Design calculator, start of the top module:
module calculator(
	input newkey,
	input [4:0] keycode,
	input clk,
	input rst,
	output reg [19:0] x,
	output reg led							 
	);
	localparam PLUS = 1'd0;					 
	localparam TIMES = 1'd1;				 
	localparam CLEAR20 = 20'd0;				 
	localparam CLEAR2 = 2'd0;				 
	localparam CLEAR1 = 1'd0;				 
	reg [19:0] y;
	reg op;
	reg [19:0] nextX;
	reg [19:0] nextY;
	reg nextOp;
	reg nextLED;
	reg [2:0] select;
	wire [19:0] sum;
	wire [19:0] product;
	wire [19:0] result;
	wire [19:0] ovp;						 
	wire ovs;								 
	always @ (posedge clk)
		begin
			if (rst)
				begin
					x <= CLEAR20;
					y <= CLEAR20;
					op <= CLEAR1;
					led <= CLEAR1;
				end
			else
				begin
					x <= nextX;
					y <= nextY;
					op <= nextOp;
					led <= nextLED;
				end
		end
  always @ (select, x, y, op, led, result, ovp, ovs, keycode)
		case(select)
			3'd0:						 
				begin
              		nextX = x;
					nextY = y;
					nextOp = op;
					nextLED = led;
				end
			3'd1:						 
				begin
  ...
Settings: LEC_CHECK=0, CAP_MARGIN=15, CELL_PAD_IN_SITES_GLOBAL_PLACEMENT=1, CORE_ASPECT_RATIO=1.06, CORE_MARGIN=7, CORE_UTILIZATION=30, CTS_CLUSTER_SIZE=57, GPL_ROUTABILITY_DRIVEN=1, HOLD_SLACK_MARGIN=0.02, MIN_ROUTING_LAYER=met2, SLEW_MARGIN=20, TNS_END_PERCENT=10; clock period 10.3 ns.
run.sh (not shown) runs the stock make flow with config.mk's settings and CLKGATE_MAP_FILE=.
Edit:
Settings changed: CAP_MARGIN 15 to 20, CELL_PAD_IN_SITES_GLOBAL_PLACEMENT 1 to default, CORE_ASPECT_RATIO 1.06 to default, CORE_MARGIN 7 to 2, CORE_UTILIZATION 30 to 40, CTS_CLUSTER_SIZE 57 to default, GPL_ROUTABILITY_DRIVEN 1 to default, HOLD_SLACK_MARGIN 0.02 to default, MIN_ROUTING_LAYER met2 to default, TNS_END_PERCENT 10 to default.
Clock period 10.3 ns to 10.6 ns, I/O delays scaled along.
Die size fell by 31%.
Register-to-register slack improves by 0.61 ns.
Final cell count fell by 7.3%.

* * *

Starting RTL as in the previous note.
Design calculator, start of the top module:
module calculator(
	input newkey,
	input [4:0] keycode,
	input clk,
	input rst,
	output reg [19:0] x,
	output reg led							 
	);
	localparam PLUS = 1'd0;					 
	localparam TIMES = 1'd1;				 
	localparam CLEAR20 = 20'd0;				 
	localparam CLEAR2 = 2'd0;				 
	localparam CLEAR1 = 1'd0;				 
	reg [19:0] y;
	reg op;
	reg [19:0] nextX;
	reg [19:0] nextY;
	reg nextOp;
	reg nextLED;
	reg [2:0] select;
	wire [19:0] sum;
	wire [19:0] product;
	wire [19:0] result;
	wire [19:0] ovp;						 
	wire ovs;								 
	always @ (posedge clk)
		begin
			if (rst)
				begin
					x <= CLEAR20;
					y <= CLEAR20;
					op <= CLEAR1;
					led <= CLEAR1;
				end
			else
				begin
					x <= nextX;
					y <= nextY;
					op <= nextOp;
					led <= nextLED;
				end
		end
  always @ (select, x, y, op, led, result, ovp, ovs, keycode)
		case(select)
			3'd0:						 
				begin
              		nextX = x;
					nextY = y;
					nextOp = op;
					nextLED = led;
				end
			3'd1:						 
				begin
              		nextX = CLEAR20;
					nextY = x;
					nextOp = PLUS;
					nextLED = CLEAR1;
				end
			3'd2:						 
				begin
              		nextX = CLEAR20;
					nextY = x;
					nextOp = TIMES;
					nextLED = CLEAR1;
				end
			3'd3:						 
				begin
              		nextX = result;
					nextY = y;
					nextOp = op;
					nextLED = op ? (ovp != 0) : ovs;
				end	
  ...
Settings: LEC_CHECK=0, CAP_MARGIN=20, CORE_MARGIN=2, CORE_UTILIZATION=40, CTS_CLUSTER_DIAMETER=118, CTS_CLUSTER_SIZE=98, HOLD_SLACK_MARGIN=-0.07, SLEW_MARGIN=20; clock period 10.0 ns.
Rerun with:
--- a/flow/config.mk
+++ b/flow/config.mk
@@ -6,9 +6,13 @@
 export NUM_CORES = 4
 export LEC_CHECK = 0
+export ABC_AREA = 1
 export CAP_MARGIN = 20
+export CELL_PAD_IN_SITES_GLOBAL_PLACEMENT = 3
 export CORE_MARGIN = 2
-export CORE_UTILIZATION = 40
-export CTS_CLUSTER_DIAMETER = 118
+export CORE_UTILIZATION = 29
+export CTS_CLUSTER_DIAMETER = 307
 export CTS_CLUSTER_SIZE = 98
 export HOLD_SLACK_MARGIN = -0.07
+export PLACE_DENSITY_LB_ADDON = 0.05
 export SLEW_MARGIN = 20
+export TNS_END_PERCENT = 15
Outcome:
- routed wire length rises by 35%
- final cell count is higher by 37%
- clock power fell by about 6%
- worst hold slack is worse by 0.030 ns
- sequential share of layout area falls by 0.34 points
- design area is higher by 8.1%
- global-route usage went down by 2.6 points
- setup slack gets better by 0.52 ns
- fmax is higher by 7.2%
- sequential power increases by about 6%
- power increases by 19%
Rerun with:
==> flow/config.mk (replaced) <==
export PLATFORM = sky130hd
export DESIGN_NAME = calculator
export DESIGN_NICKNAME = calculator
export VERILOG_FILES = /design/flow/design.v
export SDC_FILE = /design/flow/constraint.sdc
export NUM_CORES = 4
export LEC_CHECK = 0
export CAP_MARGIN = 20
export CORE_MARGIN = 2
export CORE_UTILIZATION = 60
export SLEW_MARGIN = 20
==> flow/constraint.sdc (replaced) <==
create_clock -name core_clock -period 4.45 [get_ports {clk}]
set_input_delay 0.8900 -clock core_clock [delete_from_list [all_inputs] [get_ports {clk}]]
set_output_delay 0.8900 -clock core_clock [all_outputs]
set_load 0.01 [all_outputs]
=> The new run finished but failed the layout checks on setup timing; worst hold slack improved by 0.16 ns; cell area is higher by 9.4%; clock power came out higher by 140%.
Rerun with:
--- a/flow/config.mk
+++ b/flow/config.mk
@@ -8,4 +8,5 @@
 export CAP_MARGIN = 20
 export CORE_MARGIN = 2
-export CORE_UTILIZATION = 60
+export CORE_UTILIZATION = 72
+export PLACE_DENSITY = 0.35
 export SLEW_MARGIN = 20
==> flow/constraint.sdc (replaced) <==
create_clock -name core_clock -period 6.49 [get_ports {clk}]
set_input_delay 1.2980 -clock core_clock [delete_from_list [all_inputs] [get_ports {clk}]]
set_output_delay 1.2980 -clock core_clock [all_outputs]
set_load 0.01 [all_outputs]
The changed run completed, yet does not pass: setup timing.
Combinational power came out lower by 36%.
Hold slack gets worse by 0.029 ns.
Critical path depth increases by 4.
Via count rose by 2.8%.
Power is estimated from default activity; no workload was simulated.
